==> flow/design.v <==
module if_stage (
    input  wire        clk,
    input  wire        rst_n,
    input  wire        stall,
    input  wire        branch_taken,
    input  wire [18:0] branch_target,
    output reg         ibus_valid,
    output reg  [18:0] ibus_addr,
    input  wire [18:0] ibus_rdata,
    output reg  [18:0] pc,
    output reg  [18:0] instruction
);
    always @(posedge clk or negedge rst_n) begin
        if (!rst_n) begin
            pc          <= 19'd0;
            ibus_valid  <= 1'b0;
        end
        else if (!stall) begin
            pc <= branch_taken ? branch_target : pc + 19'd1;
            ibus_valid <= 1'b1;
            ibus_addr  <= pc;
        end
    end
    always @(posedge clk or negedge rst_n) begin
        if (!rst_n)
            instruction <= 19'd0;
        else if (ibus_valid)
            instruction <= ibus_rdata;
    end
endmodule
module id_stage(
    input [18:0] instruction,
    output [4:0] opcode,
    output [2:0] rd,
    output [2:0] rs1,
    output [2:0] rs2,
    output [14:0] immediate,
    output reg [1:0] prediction
);
    assign opcode = instruction[18:14];
    assign rd = instruction[13:11];
    assign rs1 = instruction[10:8];
    assign rs2 = instruction[7:5];
    assign immediate = instruction[14:0];
    always @(*) begin
        case(opcode)
            5'b01010, 5'b01011, 5'b01100: prediction = 2'b10;  
            default: prediction = 2'b00;  
        endcase
    end
endmodule
module regfile(
    input clk,
    input [2:0] rd_addr,
    input [2:0] rs1_addr,
    input [2:0] rs2_addr,
    input [18:0] wb_data,
    input reg_write,
    output [18:0] rs1_data,
    output [18:0] rs2_data
);
    reg [18:0] registers [0:7];
    always @(posedge clk) begin
        if (reg_write && rd_addr != 0)
            registers[rd_addr] <= wb_data;
    end
    assign rs1_data = (rs1_addr == 3'd0) ? 19'd0 : registers[rs1_addr];
    assign rs2_data = (rs2_addr == 3'd0) ? 19'd0 : registers[rs2_addr];
endmodule
module alu(
    input [4:0] opcode,
    input [18:0] operand_a,
    input [18:0] operand_b,
    output reg [18:0] result,
    output reg zero_flag,
    output reg div_by_zero
);
    always @(*) begin
        result = 19'd0;
        div_by_zero = 1'b0;
        case(opcode)
            5'b00000: result = operand_a + operand_b;
            5'b00001: result = operand_a - operand_b;
            5'b00010: result = operand_a * operand_b;
            5'b00011: begin
                div_by_zero = (operand_b == 0);
                result = (operand_b == 0) ? 19'h7FFFF : operand_a / operand_b;
            end
            5'b00100: result = operand_a & operand_b;
            5'b00101: result = operand_a | operand_b;
            5'b00110: result = operand_a ^ operand_b;
            5'b00111: result = ~operand_a;
            5'b01000: result = operand_a + 1;
            5'b01001: result = operand_a - 1;
        endcase
        zero_flag = (result == 0);
    end
endmodule
module cpu_core (
    input  wire        clk,
    input  wire        rst_n,
    output reg         bus_valid,
    output reg         bus_write,
    output reg  [18:0] bus_addr,
    output reg  [18:0] bus_wdata,
    input  wire [18:0] bus_rdata
);
    wire [18:0] if_pc;
    wire [18:0] if_instr;
    wire [4:0]  opcode;
    wire [2:0]  rd, rs1, rs2;
    wire [14:0] imm;
    wire [18:0] rs1_data, rs2_data;
    wire [18:0] alu_result;
    wire        zero_flag;
    wire        div_by_zero;
    wire [18:0] wb_data;
    wire        reg_write;
    wire is_load  = (opcode == 5'b01000);
    wire is_store = (opcode == 5'b01001);
    wire mem_access = is_load | is_store;
    if_stage ifs (
        .clk(clk),
        .rst_n(rst_n),
        .stall(mem_access),           
        .branch_taken(1'b0),
        .branch_target(19'd0),
        .ibus_valid(),                
        .ibus_addr(),                 
        .ibus_rdata(bus_rdata),
        .pc(if_pc),
        .instruction(if_instr)
    );
    id_stage id (
        .instruction(if_instr),
        .opcode(opcode),
        .rd(rd),
        .rs1(rs1),
        .rs2(rs2),
        .immediate(imm),
        .prediction()
    );
    regfile rf (
        .clk(clk),
        .rd_addr(rd),
        .rs1_addr(rs1),
        .rs2_addr(rs2),
        .wb_data(wb_data),
        .reg_write(reg_write),
        .rs1_data(rs1_data),
        .rs2_data(rs2_data)
    );
    alu alu_u (
        .opcode(opcode),
        .operand_a(rs1_data),
        .operand_b(rs2_data),
        .result(alu_result),
        .zero_flag(zero_flag),
        .div_by_zero(div_by_zero)
    );
always @(*) begin
    bus_valid = mem_access;
    bus_write = is_store;
    bus_addr  = alu_result;
    bus_wdata = rs2_data;
end
    assign wb_data =
        (is_load)  ? bus_rdata :
                     alu_result;
    assign reg_write = ~is_store & ~is_load;
endmodule
make LEC_CHECK=0 CAP_MARGIN=20 CORE_MARGIN=2 CORE_UTILIZATION=72 PLACE_DENSITY_LB_ADDON=0.0 SLEW_MARGIN=20 finish   # period 15.3 ns
run.sh (not shown) runs the stock make flow with config.mk's settings and CLKGATE_MAP_FILE=.
The baseline did not get past clock tree synthesis (4_1_cts) (DPL-0038).
Next try:
- ABC_AREA: default -> 1
- CORE_UTILIZATION: 72 -> 67
- PLACE_DENSITY: default -> 0.37
- PLACE_DENSITY_LB_ADDON: 0.0 -> default
- clock period: 15.3 -> 54.9 ns (I/O delays scaled with it)
=>
- The new run went through all stages and came out clean
- die size went up by about 7%
- synthesized cell count went up by 21%
- synthesized area decreases by about 0.56%
Next try:
- CORE_UTILIZATION: 67 -> 64
- CTS_CLUSTER_SIZE: default -> 98
- PLACE_DENSITY: 0.37 -> default
- clock period: 54.9 -> 31.4 ns (I/O delays scaled with it)
Effect: Now the flow failed in global routing (5_1_grt) (GRT-0232). Die size increases by 4.6%. Synthesized area stays the same. Synthesized cell count stays the same.

========
// cpu_core: RTL as listed in full above, without the edits since
clock: 27.4 ns
lec_check: 0
abc_area: 1
cap_margin: 20
core_margin: 2
core_utilization: 59
cts_cluster_diameter: 261
cts_cluster_size: 98
place_density: 0.37
slew_margin: 20
tns_end_percent: 5
The baseline ran to the end with violations: negative setup slack.
Edit:
ABC_AREA = unset   (was 1)
CORE_UTILIZATION = 40   (was 59)
CTS_CLUSTER_DIAMETER = unset   (was 261)
CTS_CLUSTER_SIZE = unset   (was 98)
PLACE_DENSITY = unset   (was 0.37)
TNS_END_PERCENT = unset   (was 5)
clock period = 45.0 ns   (was 27.4 ns; I/O delays follow)
What happened: The new run passed the timing, DRC and antenna checks; hold slack is better by 0.13 ns; final cell count goes down by 19%; register-to-register slack improves by 19 ns; setup slack is better by 16 ns.
Edit:
CORE_UTILIZATION = 58   (was 40)
SETUP_SLACK_MARGIN = 5.0   (was unset)
=>
- The changed run finished with timing, DRC and antenna clean
- sequential share of layout area goes down by 1.1 points
- hold slack is worse by 0.0092 ns
- non-clock buffer count goes up by 107
- setup slack is better by 1.4 ns
- via count grows by 9.7%
- routed wire length grows by 4.2%
- global-route usage is higher by 15 points
- synthesized area stays the same
- core utilization climbs by 27 points
- critical path depth stays the same
Edit:
SETUP_SLACK_MARGIN = unset   (was 5.0)
clock period = 37.9 ns   (was 45.0 ns; I/O delays follow)
Result:
- The changed run finished but fails on max-slew violations, negative setup slack
- sequential power rose by 19%
- cell area rose by 11%
- area after synthesis stays the same
- sequential share of layout area fell by 1.5 points
- worst hold slack improved by 0.091 ns
Edit:
CORE_UTILIZATION = 66   (was 58)
MAX_ROUTING_LAYER = met4   (was unset)
SETUP_SLACK_MARGIN = 5.0   (was unset)
clock period = 42.2 ns   (was 37.9 ns; I/O delays follow)
What happened:
- The changed run completed, yet does not pass: max-capacitance violations, max-slew violations, negative setup slack
- setup slack gains 2.2 ns
- count of clock-buffer cells in the layout fell by 1
- via count fell by a few percent
- cell area fell by roughly a tenth
- flip-flop count is unchanged
- utilization rose by 2.0 points
- cell count fell by roughly a tenth
- first-iteration DRC count rose slightly
- global-route usage rose by 1.2 points
Power and IR drop assume default switching activity.
